==> design/flow/design.v <==
`timescale 1 ns / 1 ps
module ame_sobel_filter #(
    parameter LINE_DATA_BITS = 7,
    parameter COMP_DATA_BITS = 8
) (
    input logic clk_i,
    input logic rst_n_i,
    input  logic comp_init_i,
    output logic comp_done_o,
    input logic [5:0] [LINE_DATA_BITS-1:0] line_data_i,
    output logic [3:0] [3:0] [COMP_DATA_BITS-1:0] comp_data_o
);
typedef enum logic [2:0] {
    IDLE   = 3'b000,
    COMP_1 = 3'b001,
    COMP_2 = 3'b010,
    COMP_3 = 3'b011,
    COMP_4 = 3'b100,
    COMP_5 = 3'b101,
    COMP_6 = 3'b110
} state_t;
state_t ctl_sta;
logic [5:0] [1:0] [COMP_DATA_BITS-1:0] line_data;
logic [3:0] [3:0] [COMP_DATA_BITS-1:0] comp_data;
typedef enum logic {
    DATA_1 = 1'b0,
    DATA_2 = 1'b1
} comp_data_t;
generate
    for (genvar i = 0; i < 6; i++) begin: comp_block
        assign line_data[i][DATA_1] = line_data_i[i];
        assign line_data[i][DATA_2] = line_data_i[i] << 1;
    end
endgenerate
logic comp_done;
assign comp_done_o = comp_done;
assign comp_data_o = comp_data;
always_ff @(posedge clk_i or negedge rst_n_i)
begin
    if (!rst_n_i) begin
        ctl_sta <= IDLE;
        comp_done <= 'b0;
        comp_data <= 'b0;
    end else begin
        case (ctl_sta)
            IDLE:
                ctl_sta <= comp_init_i ? COMP_1 : ctl_sta;
            COMP_1:
                ctl_sta <= COMP_2;
            COMP_2:
                ctl_sta <= COMP_3;
            COMP_3:
                ctl_sta <= COMP_4;
            COMP_4:
                ctl_sta <= COMP_5;
            COMP_5:
                ctl_sta <= COMP_6;
            COMP_6:
                ctl_sta <= comp_init_i ? COMP_1 : IDLE;
            default:
                ctl_sta <= IDLE;
        endcase
        comp_done <= (ctl_sta == COMP_6);
        case (ctl_sta)
            IDLE:
                comp_data <= 'b0;
            COMP_1: begin
                comp_data[0][0] <= - line_data[0][DATA_1] - line_data[1][DATA_2] - line_data[2][DATA_1];
                comp_data[1][0] <= - line_data[1][DATA_1] - line_data[2][DATA_2] - line_data[3][DATA_1];
                comp_data[2][0] <= - line_data[2][DATA_1] - line_data[3][DATA_2] - line_data[4][DATA_1];
                comp_data[3][0] <= - line_data[3][DATA_1] - line_data[4][DATA_2] - line_data[5][DATA_1];
            end
            COMP_2: begin
                comp_data[0][1] <= - line_data[0][DATA_1] - line_data[1][DATA_2] - line_data[2][DATA_1];
                comp_data[1][1] <= - line_data[1][DATA_1] - line_data[2][DATA_2] - line_data[3][DATA_1];
                comp_data[2][1] <= - line_data[2][DATA_1] - line_data[3][DATA_2] - line_data[4][DATA_1];
                comp_data[3][1] <= - line_data[3][DATA_1] - line_data[4][DATA_2] - line_data[5][DATA_1];
            end
            COMP_3: begin
                comp_data[0][0] <= comp_data[0][0] + line_data[0][DATA_1] + line_data[1][DATA_2] + line_data[2][DATA_1];
                comp_data[1][0] <= comp_data[1][0] + line_data[1][DATA_1] + line_data[2][DATA_2] + line_data[3][DATA_1];
                comp_data[2][0] <= comp_data[2][0] + line_data[2][DATA_1] + line_data[3][DATA_2] + line_data[4][DATA_1];
                comp_data[3][0] <= comp_data[3][0] + line_data[3][DATA_1] + line_data[4][DATA_2] + line_data[5][DATA_1];
                comp_data[0][2] <= - line_data[0][DATA_1] - line_data[1][DATA_2] - line_data[2][DATA_1];
                comp_data[1][2] <= - line_data[1][DATA_1] - line_data[2][DATA_2] - line_data[3][DATA_1];
                comp_data[2][2] <= - line_data[2][DATA_1] - line_data[3][DATA_2] - line_data[4][DATA_1];
                comp_data[3][2] <= - line_data[3][DATA_1] - line_data[4][DATA_2] - line_data[5][DATA_1];
            end
            COMP_4: begin
                comp_data[0][1] <= comp_data[0][1] + line_data[0][DATA_1] + line_data[1][DATA_2] + line_data[2][DATA_1];
                comp_data[1][1] <= comp_data[1][1] + line_data[1][DATA_1] + line_data[2][DATA_2] + line_data[3][DATA_1];
                comp_data[2][1] <= comp_data[2][1] + line_data[2][DATA_1] + line_data[3][DATA_2] + line_data[4][DATA_1];
                comp_data[3][1] <= comp_data[3][1] + line_data[3][DATA_1] + line_data[4][DATA_2] + line_data[5][DATA_1];
                comp_data[0][3] <= - line_data[0][DATA_1] - line_data[1][DATA_2] - line_data[2][DATA_1];
                comp_data[1][3] <= - line_data[1][DATA_1] - line_data[2][DATA_2] - line_data[3][DATA_1];
                comp_data[2][3] <= - line_data[2][DATA_1] - line_data[3][DATA_2] - line_data[4][DATA_1];
                comp_data[3][3] <= - line_data[3][DATA_1] - line_data[4][DATA_2] - line_data[5][DATA_1];
            end
            COMP_5: begin
                comp_data[0][2] <= comp_data[0][2] + line_data[0][DATA_1] + line_data[1][DATA_2] + line_data[2][DATA_1];
                comp_data[1][2] <= comp_data[1][2] + line_data[1][DATA_1] + line_data[2][DATA_2] + line_data[3][DATA_1];
                comp_data[2][2] <= comp_data[2][2] + line_data[2][DATA_1] + line_data[3][DATA_2] + line_data[4][DATA_1];
                comp_data[3][2] <= comp_data[3][2] + line_data[3][DATA_1] + line_data[4][DATA_2] + line_data[5][DATA_1];
            end
            COMP_6: begin
                comp_data[0][3] <= comp_data[0][3] + line_data[0][DATA_1] + line_data[1][DATA_2] + line_data[2][DATA_1];
                comp_data[1][3] <= comp_data[1][3] + line_data[1][DATA_1] + line_data[2][DATA_2] + line_data[3][DATA_1];
                comp_data[2][3] <= comp_data[2][3] + line_data[2][DATA_1] + line_data[3][DATA_2] + line_data[4][DATA_1];
                comp_data[3][3] <= comp_data[3][3] + line_data[3][DATA_1] + line_data[4][DATA_2] + line_data[5][DATA_1];
            end
            default:
                comp_data <= 'b0;
        endcase
    end
end
endmodule
==> design/flow/run.sh <==
#!/bin/bash
# the make line also repeats each setting of config.mk as NAME=value (left out here)
make -C /OpenROAD-flow-scripts/flow DESIGN_CONFIG=/design/flow/config.mk WORK_HOME=/design/flow/orfs CLKGATE_MAP_FILE= finish
==> design/flow/config.mk <==
export PLATFORM = sky130hd
export DESIGN_NAME = ame_sobel_filter
export DESIGN_NICKNAME = ame_sobel_filter
export VERILOG_FILES = /design/flow/design.v
export SDC_FILE = /design/flow/constraint.sdc
export NUM_CORES = 4
export LEC_CHECK = 0
export ABC_AREA = 1
export CAP_MARGIN = 20
export CORE_MARGIN = 2
export CORE_UTILIZATION = 67
export CTS_CLUSTER_DIAMETER = 137
export CTS_CLUSTER_SIZE = 73
export PLACE_DENSITY = 0.35
export SETUP_SLACK_MARGIN = 1.09
export SLEW_MARGIN = 20
==> design/flow/constraint.sdc <==
create_clock -name core_clock -period 3.87 [get_ports {clk_i}]
set_input_delay 0.7740 -clock core_clock [delete_from_list [all_inputs] [get_ports {clk_i}]]
set_output_delay 0.7740 -clock core_clock [all_outputs]
set_load 0.01 [all_outputs]
==> results of run 1 <==
## stage by stage
stage,utilization [%],TNS (ns),std cells,hold slack (ns)
3_5_place_dp,83.1,-0.282,2620,0.502
2_1_floorplan,-,0,2135,0.408
3_3_place_gp,83.1,0,2620,0.487
4_1_cts,93.4,0,2708,0.468
## timing repair
action	CTS
pin swaps	296
endpoints found under the setup margin	96
resized	498
setup buffers	56
==> metrics.cfg, run 1 <==
[placement]
dp_slack_ns = -0.0544
place.port_buffers = 173
gp_congestion = 0.973
dpl-instance-area_um2 = 18900
detailed_place_hpwl_um = 38400

[yosys]
ys_sh_xor_pct = 0.754
yosysTopAreaCell = dfrtp_1
synth_area_um2 = 15600
ys_cells = 2135
ys_ff = 136
synthMuxAreaShare_pct = 0
yosys-top-cells-area = dfrtp_1 22%, fa_1 20%, nand2_1 16%, ha_1 11%, inv_1 9.4%
synth.top_cells.by_count = 682 x nand2_1, 389 x inv_1, 158 x fa_1
ys_warn_count = 1
netlist.area_leader.share_pct = 21.7
synthCells = 2135
aoi_share_pct = 7.90
syn_nets = 2474
top_cell = nand2_1
simple_gate_area_share_pct = 27.1
edf_count = 0
synth_adder_area_share_pct = 31.2
yosys.stat.seqShare_pct = 21.8
ys_area_um2 = 15600
flop_cell = dfrtp_1
async_flop_share_pct = 100
topCombFamilyByArea = adder cells
syn_avg_cell_area_um2 = 7.30
synthDistinctLibCells = 27

[die]
pin_count = 174
core_um2 = 22700
die_w_um = 157
fp_util_pct = 68.7
dieArea_um2 = 24500
dieHeight_um = 157
num_rows = 55

[clock_network]
clock_path_buffers = 2
htree_num_levels = 4
cts-root-buf = clkbuf_16
cts.sinks = 136
ctsHoldBuffers = 0
cts-buffers-inserted = 17

[status]
lastStage = global routing (5_1_grt)
error_line = [ERROR DPL-0038] Utilization greater than 100%, impossible to legalize
status = aborted with a tool error

==> run 2, diff against run 1 <==
Settings changed: CORE_ASPECT_RATIO set to 0.5, CORE_MARGIN 2 to 8, CORE_UTILIZATION 67 to 30, CTS_CLUSTER_DIAMETER 137 to 216, CTS_CLUSTER_SIZE 73 to 98, PLACE_DENSITY 0.35 to not set, PLACE_DENSITY_LB_ADDON set to 0.06, SETUP_SLACK_MARGIN 1.09 to not set, TNS_END_PERCENT set to 5.
Clock period 3.87 ns to 5.0 ns, I/O delays scaled along.
==> run 2 against run 1 <==
  * The run now finishes clean
  * Area after synthesis stayed put
  * Synthesized cell count stayed put
  * Die size is 140% higher
==> metrics.cfg, run 2 <==
[status]
status = complete, no violations

[power]
power.density_nw_per_um2 = 506
power_leader = combinational logic
p_comb_mw = 6.26
clkPwrFrac_pct = 14.3
p_seq_share_pct = 19.4
switching_share_pct = 50.8
p_seq_mw = 1.83
p_int_mw = 4.65
p_switching_mw = 4.80
pg_clk_mw = 1.35
leakage_nw = 9.49
pwr-share-comb_pct = 66.3
peakVddDrop_uv = 226

[yosys]
synthDistinctLibCells = 27  ; unchanged
aoi_share_pct = 7.90  ; unchanged
async_flop_share_pct = 100  ; unchanged
top_cell = nand2_1
synthCells = 2135  ; unchanged
netlist.area_leader.share_pct = 21.7  ; unchanged
syn_avg_cell_area_um2 = 7.30  ; unchanged
ys_warn_count = 1  ; unchanged
yosysTopAreaCell = dfrtp_1
synth_adder_area_share_pct = 31.2  ; unchanged
simple_gate_area_share_pct = 27.1  ; unchanged
synth_area_um2 = 15600  ; unchanged
ys_ff = 136  ; unchanged
edf_count = 0  ; unchanged
ys_cells = 2135  ; unchanged
synth.top_cells.by_count = 682 x nand2_1, 389 x inv_1, 158 x fa_1
ys_sh_xor_pct = 0.754  ; unchanged
yosys.stat.seqShare_pct = 21.8  ; unchanged
ys_area_um2 = 15600  ; unchanged
flop_cell = dfrtp_1
syn_nets = 2474  ; unchanged
topCombFamilyByArea = adder cells
yosys-top-cells-area = dfrtp_1 22%, fa_1 20%, nand2_1 16%, ha_1 11%, inv_1 9.4%
synthMuxAreaShare_pct = 0  ; unchanged

[setup_path]
cp_top_family = adder cells
reg2reg_to = comp_data[94]
critPathCaptureType = register
path_cells = clkdlybuf4s50_1 > inv_1 > fa_1 > inv_1 > fa_1 > ha_1 > fa_1 > nand3_1 > nand2_1 > nand2_1 > nand3_1 > nand2_1 > inv_1 > a21oi_1
critPathMaxStageDelay_ns = 0.58
start_kind = input port
cp.arrival_ns = 4.43
reg2regPathDepth = 8
crit_required_ns = 5.38
critical_path_class = in -> reg
crit_path_max_fanout = 4
crit_cells = 14
crit_end = comp_data[70]
path_buffers = 4
cp_slowest_cell = clkdlybuf4s50_1
r2r-start = ctl_sta[4]
crit_path_start = line_data_i[22]
rrSetupSlack_ns = 1.93

[route]
vias = 14022
wl_per_cell_um = 20.0
dr.first_iter.drc_count = 1003
vias_per_cell = 4.66
finalWirelength_um = 60100
num_antenna_cells = 0
drc_errors = 0
dr.pass1.iters = 5
postRouteAntennaNets = 0

[die]
pin_count = 174  ; unchanged
dieHeight_um = 177  ; +13%
fp_util_pct = 30.2  ; -38 points
die_w_um = 338  ; +120%
num_rows = 59  ; +7.3%
core_um2 = 51700  ; +130%
dieArea_um2 = 60000  ; +140%

[clock_network]
htree_num_levels = 4  ; unchanged
cts_setup_buffers = 0  ; -100%
post_cts_resized = 0  ; -100%
cts.sinks = 136  ; unchanged
cts_tree = yes
clock_latency_ns = 0.46
cts-buffers-inserted = 17  ; unchanged
clock_path_buffers = 2  ; unchanged
cts-root-buf = clkbuf_16
ctsHoldBuffers = 0  ; unchanged
clk_pin_slew_worst_paths_ns = 0.07

[sta]
period_needed_ns = 4.05
whs_ns = 0.389
setup_viol = 0
tightest_slew_ns = 0.920
setup_tns_ns = 0
grt_setup_unrepaired = false
fmax_ghz = 0.247
skew_ns = 0.0198
min_period_over_period_pct = 81.0
hold_viol = 0
relSlewSlack_pct = 38.6
drv_slew = 0

[placement]
dpl.cell_count = 2980  ; +14%
gp_congestion = 0.860  ; -12%
detailed_place_hpwl_um = 47400  ; +23%
place.port_buffers = 173  ; unchanged

[min_path]
hp-class = in -> async

[cells_and_area]
finalNetCount = 2637
finalNonFillerCells = 3012
nFillCells = 5616
area_growth_pct = 19.7

[grt]
antenna_found_initial = 1
grt_max_degree = 82
grt_pass1_vias = 14153
grt_usage_pct = 20.2
overflow = 0
grt_pass1_wl_um = 90500

[flow_run]
maxCapViolations = 0
warnings = 30

-- run 2: area by class of cell --
cell class	count	area [µm²]	share of cell area [%]
Clock buffer	18	429	2.30
Clock inverter	14	139	0.744
Inverter	397	1490	7.99
Multi-Input combinational cell	1554	10400	55.9
Sequential cell	136	3410	18.3
Tap cell	701	877	4.70
Timing Repair Buffer	192	1890	10.1
-- run 2: through the flow --
| step | utilization, % | power, mW | worst slack, ns | area, µm² |
|---|---|---|---|---|
| after global routing | 36.1 | 10.5 | 0.765 | 18700 |
| after global placement | 35.0 | 8.13 | 0.469 | 18100 |
| after floorplan | - | 5.88 | 1.56 | 15600 |
| after CTS | 36.1 | 9.54 | 0.966 | 18700 |
| final | 36.1 | 9.44 | 0.949 | 18700 |
| after detailed placement | 35.0 | 8.13 | 0.485 | 18100 |
-- run 2: layer usage --
layer	up-vias	track usage, %	wire length, µm	share of wire (%)
met3	31	4.01	3050	5.1
met1	6721	28.5	29500	49
met5	-	0	0	0
met4	0	3.72	777	1.3
li1	6970	-	-	-
met2	300	32.4	26800	45
==> run 3, diff against run 2 <==
Settings changed: CORE_ASPECT_RATIO 0.5 to not set, CORE_MARGIN 8 to 2, CORE_UTILIZATION 30 to 67, CTS_CLUSTER_DIAMETER 216 to 360, CTS_CLUSTER_SIZE 98 to 73, PLACE_DENSITY_LB_ADDON 0.06 to not set, SETUP_SLACK_MARGIN set to -0.3, TNS_END_PERCENT 5 to not set.
Clock period 5.0 ns to 3.21 ns, I/O delays scaled along.
==> run 3 against run 2 <==
  * The layout now fails its checks (negative setup slack)
  * Core utilization up 50 points
  * Register-to-register slack worse by 1.5 ns
  * Total power up 70%
  * Wire length down 11%
  * Non-clock buffer count up 160
  * Synthesized cell count unchanged
  * Largest cell class unchanged
  * Highest routed layer unchanged
==> metrics.cfg, run 3 <==
[power]
power.density_nw_per_um2 = 820  ; +62%
p_seq_share_pct = 18.0  ; -1.4 points
power_leader = combinational logic
p_comb_mw = 11.1  ; +77%
p_switching_mw = 7.68  ; +60%
p_seq_mw = 2.88  ; +57%
leakage_nw = 10.3  ; +8.6%
switching_share_pct = 47.9  ; -2.9 points
p_int_mw = 8.35  ; +80%
pwr-share-comb_pct = 69.3  ; +3.0 points
clkPwrFrac_pct = 12.7  ; -1.6 points
pg_clk_mw = 2.04  ; +51%
peakVddDrop_uv = 509  ; +130%

[grt]
overflow = 0  ; unchanged
grt_pass1_vias = 16307  ; +15%
top_usage_layer = met2
use_met3_pct = 10.8  ; +6.8 points
grt_use_met1_pct = 54.0  ; +26 points
grt_pass1_wl_um = 83000  ; -8.3%
grt_max_degree = 59  ; -28%
grt_use_met2_pct = 71.2  ; +39 points
grt_usage_pct = 44.6  ; +24 points
antenna_found_initial = 1  ; unchanged

[route]
vias = 16369  ; +17%
drc_errors = 0  ; unchanged
dr.first_iter.drc_count = 1785  ; +78%
finalWirelength_um = 53500  ; -11%
dr.pass1.iters = 6  ; +1
postRouteAntennaNets = 0  ; unchanged
wl_per_cell_um = 19.4  ; -2.9%
vias_per_cell = 5.94  ; +27%

[sta]
grt_setup_unrepaired = true
min_period_over_period_pct = 107  ; +26 points
relSlewSlack_pct = 44.2  ; +5.6 points
skew_ns = 0.0125  ; -0.00723 ns
drv_slew = 0  ; unchanged
fmax_ghz = 0.292
tightest_slew_ns = 0.837  ; -0.0838 ns
setup_viol = 66  ; +66
hold_viol = 0  ; unchanged
setup_ws_ns = -0.211  ; -1.16 ns
whs_ns = 0.159  ; -0.230 ns
period_needed_ns = 3.42

[yosys]
ys_area_um2 = 15600  ; unchanged
topCombFamilyByArea = adder cells
flop_cell = dfrtp_1
yosys-top-cells-area = dfrtp_1 22%, fa_1 20%, nand2_1 16%, ha_1 11%, inv_1 9.4%
aoi_share_pct = 7.90  ; unchanged
ys_sh_xor_pct = 0.754  ; unchanged
syn_avg_cell_area_um2 = 7.30  ; unchanged
top_cell = nand2_1
yosysTopAreaCell = dfrtp_1
synthMuxAreaShare_pct = 0  ; unchanged
yosys.stat.seqShare_pct = 21.8  ; unchanged
synth_area_um2 = 15600  ; unchanged
synthCells = 2135  ; unchanged
edf_count = 0  ; unchanged
ys_cells = 2135  ; unchanged
simple_gate_area_share_pct = 27.1  ; unchanged
synth_adder_area_share_pct = 31.2  ; unchanged
netlist.area_leader.share_pct = 21.7  ; unchanged
async_flop_share_pct = 100  ; unchanged
syn_nets = 2474  ; unchanged
synthDistinctLibCells = 27  ; unchanged
synth.top_cells.by_count = 682 x nand2_1, 389 x inv_1, 158 x fa_1
ys_ff = 136  ; unchanged
ys_warn_count = 1  ; unchanged

[die]
num_rows = 55  ; -6.8%
pin_count = 174  ; unchanged
dieArea_um2 = 24500  ; -59%
dieHeight_um = 157  ; -12%
die_w_um = 157  ; -54%
core_um2 = 22700  ; -56%
fp_util_pct = 68.7  ; +38 points

[cells_and_area]
logic_area_um2 = 10500  ; +0.55%
nFillCells = 1386  ; -75%
finalNetCount = 2797  ; +6.1%
area.sequential_um2 = 3410  ; unchanged
area_growth_pct = 25.4

[setup_path]
rrSetupSlack_ns = 0.44  ; -1.49 ns
reg2reg_to = comp_data[54]
crit_path_start = line_data_i[29]
cp_common_cell = fa_1
cp.arrival_ns = 3.72  ; -0.71 ns
crit_end = comp_data[108]
crit_required_ns = 3.51  ; -1.87 ns
path_cells = clkdlybuf4s50_1 > inv_1 > fa_1 > inv_2 > fa_1 > ha_1 > fa_1 > or2_2 > a21oi_1 > a22oi_1
cp_slowest_cell = fa_1
crit_path_max_fanout = 4  ; unchanged
path_buffers = 3  ; -1
critical_path_class = in -> reg
cp_top_family = adder cells
crit_cells = 10  ; -4
reg2regPathDepth = 11  ; +3
r2r-start = comp_data[48]
critPathMaxStageDelay_ns = 0.58  ; about the same
start_kind = input port
critPathCaptureType = register

[clock_network]
clock_path_buffers = 2  ; unchanged
cts-buffers-inserted = 17  ; unchanged
cts.sinks = 136  ; unchanged
clk_pin_slew_worst_paths_ns = 0.07  ; about the same
clock_latency_ns = 0.45  ; about the same
cts-root-buf = clkbuf_16
cts_tree = yes
htree_num_levels = 4  ; unchanged

[min_path]
hp-class = in -> async

[placement]
detailed_place_hpwl_um = 38800  ; -18%
place.port_buffers = 173  ; unchanged
dp_slack_ns = -0.732  ; -1.22 ns
gp_congestion = 0.945  ; +9.9%

[status]
so_faults = negative setup slack
status = complete, but fails checks

[flow_run]
maxCapViolations = 0  ; unchanged
warnings = 33  ; +10%

## run 3: cell type report
cell class                      instances  share of cell area, %
Clock buffer                           24                   2.41
Sequential cell                       136                   17.4
Clock inverter                          8                  0.493
Tap cell                              285                   1.82
Antenna cell                            2                 0.0256
Inverter                              397                   7.66
Multi-Input combinational cell       1554                   53.7
Timing Repair Buffer                  352                   16.5
## run 3: layer usage
layer	wire length [µm]	part of all wire (%)
met5	0	0
met4	3920	7.3
met3	6360	12
met2	24400	46
met1	18800	35
## run 3: stage by stage
step / area [µm²] / util (%) / instances / setup TNS, ns / power [mW]
final: 19500 / 86.1 / 2758 / -5.65 / 16.0
after CTS: 19500 / 85.7 / 2754 / -9.17 / 15.7
after detailed placement: 18900 / 83.2 / 2722 / -44.36 / 13.5
after global routing: 19500 / 86.0 / 2756 / -14.69 / 17.3
after global placement: 18900 / 83.2 / 2722 / -38.53 / 13.0
after floorplan: 15600 / - / 2135 / 0 / 9.16
## run 3: what timing repair did
| item | 4_1_cts | 5_1_grt |
|---|---|---|
| hold buffers | 0 | 0 |
| pin swaps | 0 | 5 |
| gates resized | 1 | 27 |
| endpoints found under the setup margin | 1 | 35 |
| setup buffers | 0 | 2 |
==> run 4, diff against run 3 <==
Settings changed: CELL_PAD_IN_SITES_DETAIL_PLACEMENT set to 0, CELL_PAD_IN_SITES_GLOBAL_PLACEMENT set to 3, CORE_ASPECT_RATIO set to 1.55, CORE_MARGIN 2 to 3, CORE_UTILIZATION 67 to 56, CTS_CLUSTER_DIAMETER 360 to 192, CTS_CLUSTER_SIZE 73 to 29, MAX_ROUTING_LAYER set to met4, SETUP_SLACK_MARGIN -0.3 to not set, SLEW_MARGIN 20 to 5, TNS_END_PERCENT set to 65.
Clock period 3.21 ns to 3.4 ns, I/O delays scaled along.
==> run 4 against run 3 <==
  * The flow now stops in global placement without I/O (3_1_place_gp_skip_io)
  * Area after synthesis is the same
  * Die size up 22%
  * Synthesized cell count did not move
==> metrics.cfg, run 4 <==
[status]
status = aborted with a tool error
lastStage = global placement without I/O (3_1_place_gp_skip_io)
error_line = [ERROR GPL-0301] Utilization 128.892 % exceeds 100%.

[yosys]
ys_area_um2 = 15600  ; unchanged
aoi_share_pct = 7.90  ; unchanged
top_cell = nand2_1
synth.top_cells.by_count = 682 x nand2_1, 389 x inv_1, 158 x fa_1
flop_cell = dfrtp_1
syn_avg_cell_area_um2 = 7.30  ; unchanged
topCombFamilyByArea = adder cells
async_flop_share_pct = 100  ; unchanged
ys_warn_count = 1  ; unchanged
synth_adder_area_share_pct = 31.2  ; unchanged
synth_area_um2 = 15600  ; unchanged
synthMuxAreaShare_pct = 0  ; unchanged
synthCells = 2135  ; unchanged
simple_gate_area_share_pct = 27.1  ; unchanged
netlist.area_leader.share_pct = 21.7  ; unchanged
ys_ff = 136  ; unchanged
synthDistinctLibCells = 27  ; unchanged
yosys-top-cells-area = dfrtp_1 22%, fa_1 20%, nand2_1 16%, ha_1 11%, inv_1 9.4%
edf_count = 0  ; unchanged
yosys.stat.seqShare_pct = 21.8  ; unchanged
yosysTopAreaCell = dfrtp_1
ys_cells = 2135  ; unchanged
ys_sh_xor_pct = 0.754  ; unchanged
syn_nets = 2474  ; unchanged

[die]
fp_util_pct = 57.3  ; -11 points
dieArea_um2 = 29900  ; +22%
num_rows = 75  ; +36%
die_w_um = 140  ; -11%
dieHeight_um = 214  ; +37%
core_um2 = 27200  ; +20%

==> run 5, diff against run 4 <==
Settings changed: ABC_AREA 1 to not set, CAP_MARGIN 20 to 5, CELL_PAD_IN_SITES_DETAIL_PLACEMENT 0 to not set, CELL_PAD_IN_SITES_GLOBAL_PLACEMENT 3 to not set, CORE_ASPECT_RATIO 1.55 to not set, CORE_MARGIN 3 to 2, CORE_UTILIZATION 56 to 70, CTS_CLUSTER_DIAMETER 192 to 52, CTS_CLUSTER_SIZE 29 to 40, MAX_ROUTING_LAYER met4 to not set, PLACE_DENSITY set to 0.64, SLEW_MARGIN 5 to 20, TNS_END_PERCENT 65 to not set.
Clock period 3.4 ns to 3.3 ns, I/O delays scaled along.
==> run 5 against run 4 <==
  * The flow stops in global routing (5_1_grt)
  * Area after synthesis down 8.8%
  * Die size down 28%
  * Synthesized cell count down 31%
==> metrics.cfg, run 5 <==
[status]
status = aborted with a tool error
lastStage = global routing (5_1_grt)
error_line = [ERROR GRT-0232] Routing congestion too high. Check the congestion heatmap in the GUI.

[yosys]
netlist.area_leader.share_pct = 23.8  ; +2.1 points
synthCells = 1472  ; -31%
topCombFamilyByArea = adder cells
syn_nets = 1811  ; -27%
ys_sh_xor_pct = 6.08  ; +5.3 points
ys_warn_count = 1  ; unchanged
flop_cell = dfrtp_1
synthMuxAreaShare_pct = 0  ; unchanged
syn_avg_cell_area_um2 = 9.66  ; +32%
synthDistinctLibCells = 45  ; +67%
top_cell = inv_1
synth.top_cells.by_count = 242 x inv_1, 158 x fa_1, 152 x a21oi_1
ys_area_um2 = 14200  ; -8.8%
ys_ff = 136  ; unchanged
edf_count = 0  ; unchanged
yosysTopAreaCell = dfrtp_1
simple_gate_area_share_pct = 6.27  ; -21 points
yosys.stat.seqShare_pct = 24.0  ; +2.1 points
synth_adder_area_share_pct = 34.2  ; +3.0 points
async_flop_share_pct = 100  ; unchanged
synth_area_um2 = 14200  ; -8.8%
ys_cells = 1472  ; -31%
yosys-top-cells-area = dfrtp_1 24%, fa_1 22%, ha_1 12%, inv_1 6.4%, a21oi_1 5.4%
aoi_share_pct = 20.9  ; +13 points

[placement]
gp_congestion = 0.959
place.port_buffers = 173
detailed_place_hpwl_um = 35000
dp_slack_ns = -0.906

[die]
pin_count = 174
fp_util_pct = 70.7  ; +13 points
num_rows = 52  ; -31%
core_um2 = 20100  ; -26%
die_w_um = 146  ; +4.6%
dieHeight_um = 146  ; -31%
dieArea_um2 = 21500  ; -28%

[clock_network]
cts-root-buf = clkbuf_16
cts.sinks = 136
ctsHoldBuffers = 0
htree_num_levels = 4
cts-buffers-inserted = 17
clock_path_buffers = 2

[grt]
grt_usage_pct = 111
overflow = 2610

## run 5: metrics by stage
step | utilization, % | power, mW | instance area [µm²] | std cells
2_1_floorplan | - | 9.74 | 14200 | 1472
4_1_cts | 95.8 | 19.0 | 19300 | 2125
3_5_place_dp | 87.6 | 14.8 | 17600 | 2069
3_3_place_gp | 87.6 | 14.1 | 17600 | 2069
## run 5: timing repair
item | in CTS
buffers inserted | 25
endpoints found under the setup margin | 74
endpoints found under the hold margin | 0
resized | 254
pin swaps | 109
## run 5: routing by layer
metal	track usage (%)	GRT overflow
met1	95.0	56
met2	144	1912
met3	88.0	40
met4	124	597
met5	63.6	5
==> run 6, diff against run 5 <==
Settings changed: CAP_MARGIN 5 to 20, CORE_UTILIZATION 70 to 65, CTS_CLUSTER_SIZE 40 to not set, PLACE_DENSITY 0.64 to not set.
Clock period 3.3 ns to 3.62 ns, I/O delays scaled along.
==> run 6 against run 5 <==
  * Now clean on timing, DRC and antenna
  * Synthesized cell count did not move
  * Area after synthesis did not move
  * Die size rose by 7.5%
==> metrics.cfg, run 6 <==
[route]
vias_per_cell = 6.16
wl_per_cell_um = 21.9
dr.first_iter.drc_count = 1393
num_antenna_cells = 0
finalWirelength_um = 46600
vias = 13090
drc_errors = 0
postRouteAntennaNets = 0
dr.pass1.iters = 6

[setup_path]
critical_path_class = in -> reg
start_kind = input port
critPathCaptureType = register
crit_required_ns = 4.00
cp.arrival_ns = 3.95
crit_end = comp_data[127]
cp_top_family = adder cells
r2r-start = comp_data[48]
rrSetupSlack_ns = 0.76
reg2reg_to = comp_data[54]
crit_cells = 11
critPathMaxStageDelay_ns = 0.76
cp_slowest_cell = fa_1
crit_path_start = line_data_i[26]
crit_path_max_fanout = 5
path_cells = clkdlybuf4s50_1 > inv_1 > fa_1 > fa_1 > inv_1 > ha_1 > o21ai_0 > o21bai_2 > a2111o_1 > o211a_1 > a21oi_2
reg2regPathDepth = 9
path_buffers = 3

[yosys]
syn_nets = 1811  ; unchanged
edf_count = 0  ; unchanged
async_flop_share_pct = 100  ; unchanged
synth_area_um2 = 14200  ; unchanged
synthDistinctLibCells = 45  ; unchanged
flop_cell = dfrtp_1
yosys-top-cells-area = dfrtp_1 24%, fa_1 22%, ha_1 12%, inv_1 6.4%, a21oi_1 5.4%
syn_avg_cell_area_um2 = 9.66  ; unchanged
synthMuxAreaShare_pct = 0  ; unchanged
ys_sh_xor_pct = 6.08  ; unchanged
synthCells = 1472  ; unchanged
ys_warn_count = 1  ; unchanged
aoi_share_pct = 20.9  ; unchanged
netlist.area_leader.share_pct = 23.8  ; unchanged
ys_area_um2 = 14200  ; unchanged
synth.top_cells.by_count = 242 x inv_1, 158 x fa_1, 152 x a21oi_1
top_cell = inv_1
ys_ff = 136  ; unchanged
synth_adder_area_share_pct = 34.2  ; unchanged
yosysTopAreaCell = dfrtp_1
yosys.stat.seqShare_pct = 24.0  ; unchanged
ys_cells = 1472  ; unchanged
simple_gate_area_share_pct = 6.27  ; unchanged
topCombFamilyByArea = adder cells

[grt]
overflow = 0
grt_usage_pct = 40.5
grt_max_degree = 65
grt_pass1_vias = 13567
antenna_found_initial = 0
grt_pass1_wl_um = 73400

[sta]
period_needed_ns = 3.57
whs_ns = 0.272
tightest_slew_ns = 1.02
skew_ns = 0.0195
fmax_ghz = 0.280
drv_slew = 0
setup_viol = 0
setup_tns_ns = 0
setup_ws_ns = 0.0527
hold_viol = 0
min_period_over_period_pct = 98.5
relSlewSlack_pct = 32.2

[power]
pwr-share-comb_pct = 71.6
power_leader = combinational logic
p_switching_mw = 7.34
p_total_mw = 16.1
clkPwrFrac_pct = 11.1
pg_clk_mw = 1.78
power.density_nw_per_um2 = 865
peakVddDrop_uv = 497
p_comb_mw = 11.5
p_seq_mw = 2.78
p_seq_share_pct = 17.3
p_int_mw = 8.74
leakage_nw = 8.97
switching_share_pct = 45.6

[placement]
dpl-instance-area_um2 = 17600  ; about the same
dp_slack_ns = -0.656  ; +0.251 ns
gp_congestion = 0.913  ; -4.8%
detailed_place_hpwl_um = 33100  ; -5.5%
dpl.cell_count = 2080  ; +0.53%
place.port_buffers = 173  ; unchanged

[clock_network]
clock_path_buffers = 2  ; unchanged
cts.sinks = 136  ; unchanged
clock_latency_ns = 0.44
ctsHoldBuffers = 0  ; unchanged
htree_num_levels = 4  ; unchanged
cts_tree = yes
cts-buffers-inserted = 17  ; unchanged
cts-root-buf = clkbuf_16
clk_pin_slew_worst_paths_ns = 0.08

[cells_and_area]
finalNetCount = 2171
finalNonFillerCells = 2125
nFillCells = 1207
area_growth_pct = 30.7
final_cell_area_um2 = 18600
utilization_pct = 85.9

[die]
dieHeight_um = 152  ; +3.7%
pin_count = 174  ; unchanged
dieArea_um2 = 23100  ; +7.5%
die_w_um = 152  ; +3.7%
core_um2 = 21600  ; +7.5%
num_rows = 54  ; +3.8%
fp_util_pct = 65.7  ; -5.0 points

[flow_run]
maxCapViolations = 0
warnings = 32

[status]
status = complete, no violations

[min_path]
hp-class = in -> async

==> run 6: area by class of cell <==
cell class,instances,area [µm²],share of cell area [%]
clock inverter,12,118,0.633
inverter,243,925,4.98
multi-input combinational,1038,9890,53.2
sequential,136,3410,18.3
clock buffer,20,447,2.40
tap,280,350,1.89
timing repair buffer,396,3440,18.5
==> run 6: what timing repair did <==
item	CTS	global route
setup buffers	6	7
pin swaps	3	33
endpoints found under the setup margin	33	41
gates resized	47	83
==> run 6: layer usage <==
| metal | GRT usage [%] | up-vias | part of all wire [%] |
|---|---|---|---|
| li1 | - | 5751 | - |
| met1 | 56.9 | 6371 | 40 |
| met2 | 61.2 | 817 | 46 |
| met3 | 9.33 | 151 | 10 |
| met4 | 16.7 | 0 | 4.0 |
| met5 | 0 | - | 0 |
==> run 7, diff against run 6 <==
Settings changed: CAP_MARGIN 20 to 5, CORE_UTILIZATION 65 to 72, CTS_CLUSTER_DIAMETER 52 to not set, HOLD_SLACK_MARGIN set to -0.09, SETUP_SLACK_MARGIN set to -0.18, SLEW_MARGIN 20 to 40.
Clock period 3.62 ns to 1.91 ns, I/O delays scaled along.
==> run 7 against run 6 <==
  * Area after synthesis stayed put
  * Synthesized cell count stayed put
  * Die size is 9.5% lower
  * The flow now stops in detailed placement (3_5_place_dp)
==> metrics.cfg, run 7 <==
[status]
status = aborted with a tool error
lastStage = detailed placement (3_5_place_dp)
error_line = [ERROR DPL-0038] Utilization greater than 100%, impossible to legalize

[yosys]
top_cell = inv_1
simple_gate_area_share_pct = 6.27  ; unchanged
netlist.area_leader.share_pct = 23.8  ; unchanged
yosys-top-cells-area = dfrtp_1 24%, fa_1 22%, ha_1 12%, inv_1 6.4%, a21oi_1 5.4%
ys_ff = 136  ; unchanged
flop_cell = dfrtp_1
aoi_share_pct = 20.9  ; unchanged
yosys.stat.seqShare_pct = 24.0  ; unchanged
synth.top_cells.by_count = 242 x inv_1, 158 x fa_1, 152 x a21oi_1
edf_count = 0  ; unchanged
syn_avg_cell_area_um2 = 9.66  ; unchanged
async_flop_share_pct = 100  ; unchanged
synth_area_um2 = 14200  ; unchanged
ys_sh_xor_pct = 6.08  ; unchanged
syn_nets = 1811  ; unchanged
synthCells = 1472  ; unchanged
ys_cells = 1472  ; unchanged
ys_warn_count = 1  ; unchanged
ys_area_um2 = 14200  ; unchanged
synthMuxAreaShare_pct = 0  ; unchanged
topCombFamilyByArea = adder cells
synthDistinctLibCells = 45  ; unchanged
yosysTopAreaCell = dfrtp_1
synth_adder_area_share_pct = 34.2  ; unchanged

[die]
dieHeight_um = 144  ; -4.9%
core_um2 = 19400  ; -10%
pin_count = 174  ; unchanged
num_rows = 51  ; -5.6%
fp_util_pct = 73.3  ; +7.5 points
die_w_um = 144  ; -4.9%
dieArea_um2 = 20900  ; -9.5%

[placement]
gp_congestion = 0.976  ; +6.8%
place.port_buffers = 173  ; unchanged

-- run 7: stage by stage --
stage | hold WS (ns) | std cells | total power, mW | setup TNS [ns]
2_1_floorplan | 0.0864 | 1472 | 19.4 | -65.08
3_3_place_gp | 0.285 | 2197 | 28.1 | -157.93
==> run 8, diff against run 7 <==
Settings changed: CAP_MARGIN 5 to 20, CELL_PAD_IN_SITES_GLOBAL_PLACEMENT set to 2, CORE_MARGIN 2 to 8, CORE_UTILIZATION 72 to 65, HOLD_SLACK_MARGIN -0.09 to not set, PLACE_DENSITY_LB_ADDON set to 0.1, SETUP_SLACK_MARGIN -0.18 to not set, SLEW_MARGIN 40 to 20.
Clock period 1.91 ns to 6.55 ns, I/O delays scaled along.
==> run 8 against run 7 <==
  * The run fails in global placement without I/O (3_1_place_gp_skip_io)
  * Area after synthesis stayed put
  * Synthesized cell count unchanged
  * Die size is 29% higher
==> metrics.cfg, run 8 <==
[yosys]
edf_count = 0  ; unchanged
synthMuxAreaShare_pct = 0  ; unchanged
simple_gate_area_share_pct = 6.27  ; unchanged
aoi_share_pct = 20.9  ; unchanged
async_flop_share_pct = 100  ; unchanged
synth_area_um2 = 14200  ; unchanged
ys_ff = 136  ; unchanged
ys_area_um2 = 14200  ; unchanged
top_cell = inv_1
yosys-top-cells-area = dfrtp_1 24%, fa_1 22%, ha_1 12%, inv_1 6.4%, a21oi_1 5.4%
ys_sh_xor_pct = 6.08  ; unchanged
yosys.stat.seqShare_pct = 24.0  ; unchanged
syn_avg_cell_area_um2 = 9.66  ; unchanged
ys_warn_count = 1  ; unchanged
ys_cells = 1472  ; unchanged
synthDistinctLibCells = 45  ; unchanged
syn_nets = 1811  ; unchanged
flop_cell = dfrtp_1
yosysTopAreaCell = dfrtp_1
synth.top_cells.by_count = 242 x inv_1, 158 x fa_1, 152 x a21oi_1
netlist.area_leader.share_pct = 23.8  ; unchanged
synthCells = 1472  ; unchanged
topCombFamilyByArea = adder cells
synth_adder_area_share_pct = 34.2  ; unchanged

[die]
fp_util_pct = 65.7  ; -7.5 points
core_um2 = 21600  ; +11%
num_rows = 54  ; +5.9%
dieHeight_um = 164  ; +13%
dieArea_um2 = 26900  ; +29%
die_w_um = 164  ; +13%

[status]
error_line = [ERROR FLW-0024] Place density exceeds 1.0 (current PLACE_DENSITY_LB_ADDON =  0.1). Please check if the value of  PLACE_DENSITY_LB_ADDON is between 0 and 0.99.
status = aborted with a tool error
lastStage = global placement without I/O (3_1_place_gp_skip_io)

==> run 9, diff against run 8 <==
Settings changed: CELL_PAD_IN_SITES_GLOBAL_PLACEMENT 2 to not set, CORE_MARGIN 8 to 2, CORE_UTILIZATION 65 to 40, PLACE_DENSITY_LB_ADDON 0.1 to not set, SETUP_SLACK_MARGIN set to 0.43.
Clock period 6.55 ns to 4.3 ns, I/O delays scaled along.
==> run 9 against run 8 <==
  * The run now finishes clean
  * Die size up 38%
  * Area after synthesis did not move
  * Synthesized cell count unchanged
==> metrics.cfg, run 9 <==
[status]
status = complete, no violations

[sta]
period_needed_ns = 3.84
grt_setup_unrepaired = true
skew_ns = 0.0147
hold_viol = 0
setup_viol = 0
relSlewSlack_pct = 41.6
drv_slew = 0
min_period_over_period_pct = 89.3
fmax_ghz = 0.260
setup_tns_ns = 0
tightest_slew_ns = 0.876

[die]
fp_util_pct = 40.3  ; -25 points
pin_count = 174
die_w_um = 192  ; +17%
core_um2 = 35300  ; +63%
dieHeight_um = 192  ; +17%
num_rows = 69  ; +28%
dieArea_um2 = 37100  ; +38%

[yosys]
ys_area_um2 = 14200  ; unchanged
yosys.stat.seqShare_pct = 24.0  ; unchanged
synth.top_cells.by_count = 242 x inv_1, 158 x fa_1, 152 x a21oi_1
netlist.area_leader.share_pct = 23.8  ; unchanged
synthMuxAreaShare_pct = 0  ; unchanged
syn_nets = 1811  ; unchanged
synth_area_um2 = 14200  ; unchanged
topCombFamilyByArea = adder cells
ys_warn_count = 1  ; unchanged
top_cell = inv_1
syn_avg_cell_area_um2 = 9.66  ; unchanged
edf_count = 0  ; unchanged
ys_cells = 1472  ; unchanged
aoi_share_pct = 20.9  ; unchanged
flop_cell = dfrtp_1
ys_ff = 136  ; unchanged
async_flop_share_pct = 100  ; unchanged
synth_adder_area_share_pct = 34.2  ; unchanged
yosysTopAreaCell = dfrtp_1
synthCells = 1472  ; unchanged
ys_sh_xor_pct = 6.08  ; unchanged
simple_gate_area_share_pct = 6.27  ; unchanged
synthDistinctLibCells = 45  ; unchanged
yosys-top-cells-area = dfrtp_1 24%, fa_1 22%, ha_1 12%, inv_1 6.4%, a21oi_1 5.4%

[power]
p_seq_mw = 2.34
pg_clk_mw = 1.68
power.density_nw_per_um2 = 706
p_switching_mw = 5.82
clkPwrFrac_pct = 13.2
switching_share_pct = 45.9
p_total_mw = 12.7
p_int_mw = 6.87
p_comb_mw = 8.67
power_leader = combinational logic
peakVddDrop_uv = 370
p_seq_share_pct = 18.5
pwr-share-comb_pct = 68.3
leakage_nw = 8.44

[clock_network]
ctsHoldBuffers = 0
cts.sinks = 136
cts_tree = yes
clock_latency_ns = 0.45
cts-buffers-inserted = 17
cts-root-buf = clkbuf_16
clock_path_buffers = 2
clk_pin_slew_worst_paths_ns = 0.07
htree_num_levels = 4

[setup_path]
critical_path_class = in -> reg
crit_required_ns = 4.68
path_buffers = 3
cp_slowest_cell = fa_2
critPathMaxStageDelay_ns = 0.63
cp_top_family = adder cells
cp_common_cell = inv_1
crit_end = comp_data[15]
cp.arrival_ns = 4.22
rrSetupSlack_ns = 1.43
reg2reg_to = comp_data[54]
reg2regPathDepth = 9
crit_path_start = line_data_i[18]
crit_path_max_fanout = 5
path_cells = clkdlybuf4s50_1 > inv_1 > fa_2 > fa_1 > inv_1 > ha_1 > o21ai_0 > o21bai_2 > a2111o_1 > o211a_1 > a21oi_2
crit_cells = 11
start_kind = input port
critPathCaptureType = register
r2r-start = comp_data[48]

[flow_run]
maxCapViolations = 0
warnings = 32

[placement]
dpl.cell_count = 2155
dpl-instance-area_um2 = 17000
place.port_buffers = 173
detailed_place_hpwl_um = 34200
gp_congestion = 0.888

[cells_and_area]
finalNetCount = 2058
utilization_pct = 50.9
area_growth_pct = 26.4
finalNonFillerCells = 2193
final_cell_area_um2 = 18000
area.sequential_um2 = 3410
nFillCells = 3263
logic_area_um2 = 9830

[grt]
antenna_found_initial = 0
grt_max_degree = 80
grt_usage_pct = 25.5
grt_pass1_wl_um = 70000
overflow = 0
grt_pass1_vias = 11689

[route]
num_antenna_cells = 0
vias = 11863
dr.first_iter.drc_count = 830
postRouteAntennaNets = 0
wl_per_cell_um = 20.7
finalWirelength_um = 45400
drc_errors = 0
vias_per_cell = 5.41
dr.pass1.iters = 5

[min_path]
hp-class = in -> async

## run 9: cell type report
class | count | share of cell area, %
Timing Repair Buffer | 283 | 14.5
Multi-Input combinational cell | 1038 | 54.7
Clock buffer | 18 | 2.44
Clock inverter | 14 | 1.08
Inverter | 243 | 5.12
Tap cell | 461 | 3.21
Sequential cell | 136 | 19.0
## run 9: layer usage
| metal | global-route usage [%] | routed length (µm) |
|---|---|---|
| met5 | 0 | 0 |
| met4 | 6.96 | 939 |
| met1 | 39.7 | 22500 |
| met3 | 4.07 | 2710 |
| met2 | 36.2 | 19300 |
## run 9: what timing repair did
action                     CTS  global route
resized                     21            61
pin swaps                    2            13
setup endpoints to repair   20            35
gates cloned                 0             0
buffers inserted             3             3
## run 9: through the flow
stage          setup WS [ns]  hold WS [ns]
6_report               0.459         0.449
3_3_place_gp          -0.160         0.510
5_1_grt                0.343         0.520
4_1_cts                0.392         0.509
3_5_place_dp          -0.187         0.518
2_1_floorplan          0.668         0.369
==> run 10, diff against run 9 <==
Settings changed: CORE_UTILIZATION 40 to 72, SETUP_SLACK_MARGIN 0.43 to not set.
Clock period 4.3 ns to 1.84 ns, I/O delays scaled along.
==> run 10 against run 9 <==
  * The flow now stops in detailed placement (3_5_place_dp)
  * Area after synthesis stayed put
  * Synthesized cell count stayed put
  * Die size is 44% lower
==> metrics.cfg, run 10 <==
[yosys]
synthDistinctLibCells = 45  ; unchanged
edf_count = 0  ; unchanged
synth_area_um2 = 14200  ; unchanged
synthMuxAreaShare_pct = 0  ; unchanged
synth_adder_area_share_pct = 34.2  ; unchanged
ys_warn_count = 1  ; unchanged
top_cell = inv_1
flop_cell = dfrtp_1
syn_avg_cell_area_um2 = 9.66  ; unchanged
syn_nets = 1811  ; unchanged
synth.top_cells.by_count = 242 x inv_1, 158 x fa_1, 152 x a21oi_1
ys_ff = 136  ; unchanged
aoi_share_pct = 20.9  ; unchanged
netlist.area_leader.share_pct = 23.8  ; unchanged
simple_gate_area_share_pct = 6.27  ; unchanged
ys_area_um2 = 14200  ; unchanged
ys_cells = 1472  ; unchanged
synthCells = 1472  ; unchanged
ys_sh_xor_pct = 6.08  ; unchanged
yosys.stat.seqShare_pct = 24.0  ; unchanged
yosys-top-cells-area = dfrtp_1 24%, fa_1 22%, ha_1 12%, inv_1 6.4%, a21oi_1 5.4%
async_flop_share_pct = 100  ; unchanged
yosysTopAreaCell = dfrtp_1
topCombFamilyByArea = adder cells

[die]
core_um2 = 19400  ; -45%
fp_util_pct = 73.3  ; +33 points
num_rows = 51  ; -26%
die_w_um = 144  ; -25%
dieArea_um2 = 20900  ; -44%
dieHeight_um = 144  ; -25%
pin_count = 174  ; unchanged

[status]
error_line = [ERROR DPL-0038] Utilization greater than 100%, impossible to legalize
status = aborted with a tool error
lastStage = detailed placement (3_5_place_dp)

[placement]
gp_congestion = 0.972  ; +9.4%
place.port_buffers = 173  ; unchanged

==> run 10: metrics by stage <==
stage | setup TNS, ns | cell area, µm²
after floorplan | -70.31 | 15300
after global placement | -159.23 | 19800
==> run 11, diff against run 10 <==
Settings changed: ABC_AREA set to 1, CTS_CLUSTER_SIZE set to 73, PLACE_DENSITY_LB_ADDON set to 0.28, SETUP_SLACK_MARGIN set to 0.62.
Clock period 1.84 ns to 3.87 ns, I/O delays scaled along.
==> run 11 against run 10 <==
  * The run fails in global routing (5_1_grt)
  * Synthesized cell count grew 45%
  * Die size grew 9.4%
  * Area after synthesis grew 9.7%
==> metrics.cfg, run 11 <==
[placement]
gp_congestion = 0.955  ; -1.7%
place.port_buffers = 173  ; unchanged
detailed_place_hpwl_um = 39700

[yosys]
synthMuxAreaShare_pct = 0  ; unchanged
yosys-top-cells-area = dfrtp_1 22%, fa_1 20%, nand2_1 16%, ha_1 11%, inv_1 9.4%
netlist.area_leader.share_pct = 21.7  ; -2.1 points
synth_area_um2 = 15600  ; +9.7%
syn_avg_cell_area_um2 = 7.30  ; -24%
simple_gate_area_share_pct = 27.1  ; +21 points
async_flop_share_pct = 100  ; unchanged
ys_area_um2 = 15600  ; +9.7%
synth.top_cells.by_count = 682 x nand2_1, 389 x inv_1, 158 x fa_1
ys_sh_xor_pct = 0.754  ; -5.3 points
yosys.stat.seqShare_pct = 21.8  ; -2.1 points
ys_warn_count = 1  ; unchanged
syn_nets = 2474  ; +37%
ys_cells = 2135  ; +45%
synthDistinctLibCells = 27  ; -40%
ys_ff = 136  ; unchanged
yosysTopAreaCell = dfrtp_1
top_cell = nand2_1
aoi_share_pct = 7.90  ; -13 points
synth_adder_area_share_pct = 31.2  ; -3.0 points
topCombFamilyByArea = adder cells
synthCells = 2135  ; +45%
flop_cell = dfrtp_1
edf_count = 0  ; unchanged

[die]
dieArea_um2 = 22800  ; +9.4%
die_w_um = 151  ; +4.6%
fp_util_pct = 73.7  ; +0.44 points
dieHeight_um = 151  ; +4.6%
num_rows = 53  ; +3.9%
core_um2 = 21200  ; +9.0%
pin_count = 174  ; unchanged

[clock_network]
cts.sinks = 136
htree_num_levels = 4
cts-buffers-inserted = 17
clock_path_buffers = 2
cts-root-buf = clkbuf_16

[status]
status = aborted with a tool error
lastStage = global routing (5_1_grt)
error_line = [ERROR GRT-0232] Routing congestion too high. Check the congestion heatmap in the GUI.

[grt]
overflow = 881
grt_usage_pct = 93.7

[run 11: repair_timing]
item / 4_1_cts
hold buffers: 0
pin swaps: 57
setup endpoints to repair: 80
buffers inserted: 6
gates resized: 184
[run 11: metrics by stage]
stage / utilization [%] / area, µm² / worst slack (ns) / instances
after CTS: 91.6 / 19400 / 0.588 / 2671
after detailed placement: 86.0 / 18200 / -0.170 / 2634
after global placement: 86.0 / 18200 / -0.0434 / 2634
after floorplan: - / 15600 / 0.651 / 2135
[run 11: layer usage]
layer,overflow,global-route usage [%]
met5,0,50.0
met1,22,86.0
met3,31,80.1
met4,264,107
met2,564,111
==> run 12, diff against run 11 <==
Settings changed: ABC_AREA 1 to not set, CORE_ASPECT_RATIO set to 1.43, CTS_CLUSTER_DIAMETER set to 374, CTS_CLUSTER_SIZE 73 to 95, PLACE_DENSITY set to 0.35, PLACE_DENSITY_LB_ADDON 0.28 to not set, SETUP_SLACK_MARGIN 0.62 to 0.14, TNS_END_PERCENT set to 5.
Clock period 3.87 ns to 1.53 ns, I/O delays scaled along.
==> run 12 against run 11 <==
  * The flow stops in clock tree synthesis (4_1_cts)
  * Synthesized cell count is 31% lower
  * Die size decreased by 8.5%
  * Area after synthesis decreased by 8.8%
==> metrics.cfg, run 12 <==
[yosys]
top_cell = inv_1
synthCells = 1472  ; -31%
yosys.stat.seqShare_pct = 24.0  ; +2.1 points
aoi_share_pct = 20.9  ; +13 points
synth_area_um2 = 14200  ; -8.8%
synthMuxAreaShare_pct = 0  ; unchanged
synthDistinctLibCells = 45  ; +67%
ys_area_um2 = 14200  ; -8.8%
synth.top_cells.by_count = 242 x inv_1, 158 x fa_1, 152 x a21oi_1
ys_sh_xor_pct = 6.08  ; +5.3 points
async_flop_share_pct = 100  ; unchanged
synth_adder_area_share_pct = 34.2  ; +3.0 points
yosysTopAreaCell = dfrtp_1
flop_cell = dfrtp_1
netlist.area_leader.share_pct = 23.8  ; +2.1 points
ys_warn_count = 1  ; unchanged
ys_cells = 1472  ; -31%
edf_count = 0  ; unchanged
yosys-top-cells-area = dfrtp_1 24%, fa_1 22%, ha_1 12%, inv_1 6.4%, a21oi_1 5.4%
simple_gate_area_share_pct = 6.27  ; -21 points
topCombFamilyByArea = adder cells
syn_avg_cell_area_um2 = 9.66  ; +32%
ys_ff = 136  ; unchanged
syn_nets = 1811  ; -27%

[placement]
place.port_buffers = 173  ; unchanged
detailed_place_hpwl_um = 49100  ; +24%
dp_slack_ns = -2.46  ; -2.29 ns
gp_congestion = 0.963  ; +0.82%
dpl.cell_count = 2198  ; -17%

[die]
dieHeight_um = 172  ; +14%
fp_util_pct = 73.3  ; -0.39 points
num_rows = 61  ; +15%
die_w_um = 121  ; -20%
pin_count = 174  ; unchanged
dieArea_um2 = 20900  ; -8.5%
core_um2 = 19400  ; -8.4%

[status]
lastStage = clock tree synthesis (4_1_cts)
status = aborted with a tool error
error_line = [ERROR DPL-0038] Utilization greater than 100%, impossible to legalize

## run 12: metrics by stage
step / cell area (µm²) / util, %
after global placement: 18900 / 97.4
after detailed placement: 18900 / 97.4
after floorplan: 14300 / -
==> run 13, diff against run 12 <==
Settings changed: CORE_ASPECT_RATIO 1.43 to not set, CORE_UTILIZATION 72 to 70, CTS_CLUSTER_DIAMETER 374 to not set, CTS_CLUSTER_SIZE 95 to 32, PLACE_DENSITY 0.35 to not set, SETUP_SLACK_MARGIN 0.14 to not set, TNS_END_PERCENT 5 to not set.
Clock period 1.53 ns to 3.1 ns, I/O delays scaled along.
==> run 13 against run 12 <==
  * The run fails in global routing (5_1_grt)
  * Area after synthesis stayed put
  * Die size is 2.7% higher
  * Synthesized cell count unchanged
==> metrics.cfg, run 13 <==
[status]
status = aborted with a tool error
lastStage = global routing (5_1_grt)
error_line = [ERROR DPL-0038] Utilization greater than 100%, impossible to legalize

[clock_network]
cts-root-buf = clkbuf_16
cts-buffers-inserted = 17
clock_path_buffers = 2
cts.sinks = 136
htree_num_levels = 4

[yosys]
top_cell = inv_1
synth_adder_area_share_pct = 34.2  ; unchanged
synthMuxAreaShare_pct = 0  ; unchanged
yosys.stat.seqShare_pct = 24.0  ; unchanged
ys_warn_count = 1  ; unchanged
edf_count = 0  ; unchanged
synthDistinctLibCells = 45  ; unchanged
async_flop_share_pct = 100  ; unchanged
syn_nets = 1811  ; unchanged
simple_gate_area_share_pct = 6.27  ; unchanged
flop_cell = dfrtp_1
synth_area_um2 = 14200  ; unchanged
ys_ff = 136  ; unchanged
yosysTopAreaCell = dfrtp_1
aoi_share_pct = 20.9  ; unchanged
synth.top_cells.by_count = 242 x inv_1, 158 x fa_1, 152 x a21oi_1
topCombFamilyByArea = adder cells
synthCells = 1472  ; unchanged
ys_sh_xor_pct = 6.08  ; unchanged
ys_area_um2 = 14200  ; unchanged
yosys-top-cells-area = dfrtp_1 24%, fa_1 22%, ha_1 12%, inv_1 6.4%, a21oi_1 5.4%
netlist.area_leader.share_pct = 23.8  ; unchanged
syn_avg_cell_area_um2 = 9.66  ; unchanged
ys_cells = 1472  ; unchanged

[die]
fp_util_pct = 70.7  ; -2.6 points
num_rows = 52  ; -15%
core_um2 = 20100  ; +3.7%
pin_count = 174  ; unchanged
dieHeight_um = 146  ; -15%
die_w_um = 146  ; +21%
dieArea_um2 = 21500  ; +2.7%

[placement]
place.port_buffers = 173  ; unchanged
dpl-instance-area_um2 = 17900  ; -5.3%
dpl.cell_count = 2075  ; -5.6%
dp_slack_ns = -1.04  ; +1.42 ns
detailed_place_hpwl_um = 36500  ; -26%
gp_congestion = 0.965  ; +0.26%

[run 13: through the flow]
stage	setup TNS [ns]	hold WS (ns)
2_1_floorplan	-0.554	0.324
4_1_cts	-0.247	0.171
3_3_place_gp	-56.47	0.510
3_5_place_dp	-63.37	0.531
[run 13: what timing repair did]
item | in CTS
hold buffers | 0
cloned | 1
gates resized | 260
setup endpoints to repair | 80
pin swaps | 137
buffers inserted | 33
==> run 14, diff against run 13 <==
Settings changed: ABC_AREA set to 1, CORE_UTILIZATION 70 to 67, CTS_CLUSTER_DIAMETER set to 360, CTS_CLUSTER_SIZE 32 to 73, SETUP_SLACK_MARGIN set to -0.17.
Clock period 3.1 ns to 3.19 ns, I/O delays scaled along.
==> run 14 against run 13 <==
  * The layout now fails its checks (negative setup slack)
  * Die size is 14% higher
  * Synthesized cell count is 45% higher
  * Area after synthesis is 9.7% higher
==> metrics.cfg, run 14 <==
[yosys]
synthCells = 2135  ; +45%
simple_gate_area_share_pct = 27.1  ; +21 points
synthDistinctLibCells = 27  ; -40%
synth_adder_area_share_pct = 31.2  ; -3.0 points
yosys-top-cells-area = dfrtp_1 22%, fa_1 20%, nand2_1 16%, ha_1 11%, inv_1 9.4%
topCombFamilyByArea = adder cells
syn_avg_cell_area_um2 = 7.30  ; -24%
ys_area_um2 = 15600  ; +9.7%
ys_cells = 2135  ; +45%
edf_count = 0  ; unchanged
synth_area_um2 = 15600  ; +9.7%
synth.top_cells.by_count = 682 x nand2_1, 389 x inv_1, 158 x fa_1
ys_sh_xor_pct = 0.754  ; -5.3 points
yosys.stat.seqShare_pct = 21.8  ; -2.1 points
flop_cell = dfrtp_1
synthMuxAreaShare_pct = 0  ; unchanged
async_flop_share_pct = 100  ; unchanged
top_cell = nand2_1
ys_warn_count = 1  ; unchanged
aoi_share_pct = 7.90  ; -13 points
yosysTopAreaCell = dfrtp_1
syn_nets = 2474  ; +37%
netlist.area_leader.share_pct = 21.7  ; -2.1 points
ys_ff = 136  ; unchanged

[sta]
whs_ns = 0.207
grt_setup_unrepaired = true
skew_ns = 0.0101
relSlewSlack_pct = 43.9
drv_slew = 0
fmax_ghz = 0.283
period_needed_ns = 3.54
setup_viol = 47
hold_viol = 0
tightest_slew_ns = 0.841
setup_ws_ns = -0.346
min_period_over_period_pct = 111

[status]
so_faults = negative setup slack
status = complete, but fails checks

[placement]
gp_congestion = 0.994  ; +3.0%
dpl.cell_count = 2722  ; +31%
detailed_place_hpwl_um = 39100  ; +7.1%
dp_slack_ns = -0.770  ; +0.270 ns
place.port_buffers = 173  ; unchanged

[setup_path]
critPathCaptureType = register
cp_top_family = adder cells
crit_end = comp_data[125]
rrSetupSlack_ns = 0.49
reg2regPathDepth = 11
crit_cells = 15
start_kind = input port
path_buffers = 5
critPathMaxStageDelay_ns = 0.49
reg2reg_to = comp_data[125]
crit_required_ns = 3.54
path_cells = clkdlybuf4s50_1 > inv_1 > buf_12 > fa_1 > buf_12 > fa_1 > inv_1 > ha_4 > nand2_1 > nand2_1 > o21ai_0 > nand2_1 > o21ai_0 > nand2_1 > o21ai_1
cp_slowest_cell = fa_1
cp_common_cell = nand2_1
cp.arrival_ns = 3.89
crit_path_max_fanout = 5
r2r-start = comp_data[120]
critical_path_class = in -> reg
crit_path_start = line_data_i[25]

[power]
leakage_nw = 10.4
p_comb_mw = 11.7
power.density_nw_per_um2 = 845
switching_share_pct = 47.6
pwr-share-comb_pct = 69.3
p_seq_mw = 2.90
peakVddDrop_uv = 584
clkPwrFrac_pct = 13.5
power_leader = combinational logic
p_switching_mw = 8.02
pg_clk_mw = 2.27
p_seq_share_pct = 17.2
p_int_mw = 8.82

[cells_and_area]
nFillCells = 1237
finalNetCount = 2801
area_growth_pct = 28.0
finalNonFillerCells = 2759

[clock_network]
htree_num_levels = 4  ; unchanged
cts-root-buf = clkbuf_16
cts-buffers-inserted = 17  ; unchanged
cts_tree = yes
cts.sinks = 136  ; unchanged
ctsHoldBuffers = 0  ; unchanged
clock_latency_ns = 0.44
clk_pin_slew_worst_paths_ns = 0.07
clock_path_buffers = 2  ; unchanged

[die]
dieHeight_um = 157  ; +6.9%
core_um2 = 22700  ; +13%
dieArea_um2 = 24500  ; +14%
pin_count = 174  ; unchanged
die_w_um = 157  ; +6.9%
num_rows = 55  ; +5.8%
fp_util_pct = 68.7  ; -2.0 points

[route]
vias = 16682
vias_per_cell = 6.05
finalWirelength_um = 55300
dr.first_iter.drc_count = 1675
dr.pass1.iters = 14
postRouteAntennaNets = 0
wl_per_cell_um = 20.1
drc_errors = 0

[grt]
grt_usage_pct = 44.8
overflow = 0
grt_pass1_vias = 16778
grt_max_degree = 68
grt_pass1_wl_um = 83600
antenna_found_initial = 0

[flow_run]
warnings = 33
maxCapViolations = 0

[min_path]
hp-class = in -> async

[run 14: area by class of cell]
type	count	area (µm²)	area share (%)
clock buffers	22	494	2.48
inverters	397	1510	7.55
repair buffers	356	3270	16.4
multi-input cells	1554	10800	54.0
clock inverters	8	143	0.715
flip-flops and latches	136	3410	17.1
diodes	1	2.50	0.0125
well taps	285	357	1.79
[run 14: timing repair]
| item | 4_1_cts | 5_1_grt |
|---|---|---|
| gates resized | 20 | 91 |
| setup buffers | 0 | 6 |
| pin swaps | 2 | 18 |
| endpoints found under the setup margin | 42 | 58 |
[run 14: routing by layer]
metal  global-route usage [%]  routed length, µm
met1                     53.1              19000
met2                     70.2              24900
met3                     12.1               6950
met4                     33.0               4500
met5                        0                  0
[run 14: through the flow]
stage / setup TNS (ns) / util (%) / total power [mW] / cell area [µm²]
2_1_floorplan: 0 / - / 9.21 / 15600
3_5_place_dp: -46.85 / 83.2 / 13.5 / 18900
5_1_grt: -9.53 / 87.8 / 18.1 / 19900
4_1_cts: -6.43 / 86.0 / 16.0 / 19500
6_report: -3.26 / 87.8 / 16.8 / 19900
3_3_place_gp: -42.98 / 83.2 / 13.0 / 18900
==> run 15, diff against run 14 <==
Settings changed: ABC_AREA 1 to not set, CAP_MARGIN 20 to 30, CORE_UTILIZATION 67 to 72, CTS_CLUSTER_DIAMETER 360 to 26, CTS_CLUSTER_SIZE 73 to 11, HOLD_SLACK_MARGIN set to 0.29, PLACE_DENSITY_LB_ADDON set to 0.19, SETUP_SLACK_MARGIN -0.17 to 0.55, SLEW_MARGIN 20 to 0.
Clock period 3.19 ns to 2.43 ns, I/O delays scaled along.
==> run 15 against run 14 <==
  * The flow now stops in detailed placement (3_5_place_dp)
  * Synthesized cell count fell by 31%
  * Area after synthesis fell by 8.8%
  * Die size fell by 15%
==> metrics.cfg, run 15 <==
[yosys]
synth_adder_area_share_pct = 34.2  ; +3.0 points
syn_avg_cell_area_um2 = 9.66  ; +32%
synthMuxAreaShare_pct = 0  ; unchanged
ys_ff = 136  ; unchanged
yosysTopAreaCell = dfrtp_1
netlist.area_leader.share_pct = 23.8  ; +2.1 points
edf_count = 0  ; unchanged
yosys.stat.seqShare_pct = 24.0  ; +2.1 points
flop_cell = dfrtp_1
syn_nets = 1811  ; -27%
top_cell = inv_1
ys_warn_count = 1  ; unchanged
synth_area_um2 = 14200  ; -8.8%
aoi_share_pct = 20.9  ; +13 points
synthCells = 1472  ; -31%
ys_cells = 1472  ; -31%
yosys-top-cells-area = dfrtp_1 24%, fa_1 22%, ha_1 12%, inv_1 6.4%, a21oi_1 5.4%
synthDistinctLibCells = 45  ; +67%
ys_area_um2 = 14200  ; -8.8%
async_flop_share_pct = 100  ; unchanged
synth.top_cells.by_count = 242 x inv_1, 158 x fa_1, 152 x a21oi_1
ys_sh_xor_pct = 6.08  ; +5.3 points
topCombFamilyByArea = adder cells
simple_gate_area_share_pct = 6.27  ; -21 points

[status]
lastStage = detailed placement (3_5_place_dp)
status = aborted with a tool error
error_line = [ERROR DPL-0033] detailed placement checks failed during check placement.

[die]
dieHeight_um = 144  ; -7.7%
num_rows = 51  ; -7.3%
pin_count = 174  ; unchanged
die_w_um = 144  ; -7.7%
dieArea_um2 = 20900  ; -15%
core_um2 = 19400  ; -15%
fp_util_pct = 73.3  ; +4.6 points

[placement]
place.port_buffers = 173  ; unchanged
gp_congestion = 1.00  ; +0.93%

==> run 15: stage by stage <==
stage             std cells  cell area [µm²]  hold slack [ns]  setup TNS, ns  setup slack (ns)
floorplan              1472            15300            0.190         -27.33            -0.617
global placement       2097            19000            0.438        -105.53             -1.32
No activity file was given, so power comes from the tool's default toggle rates.
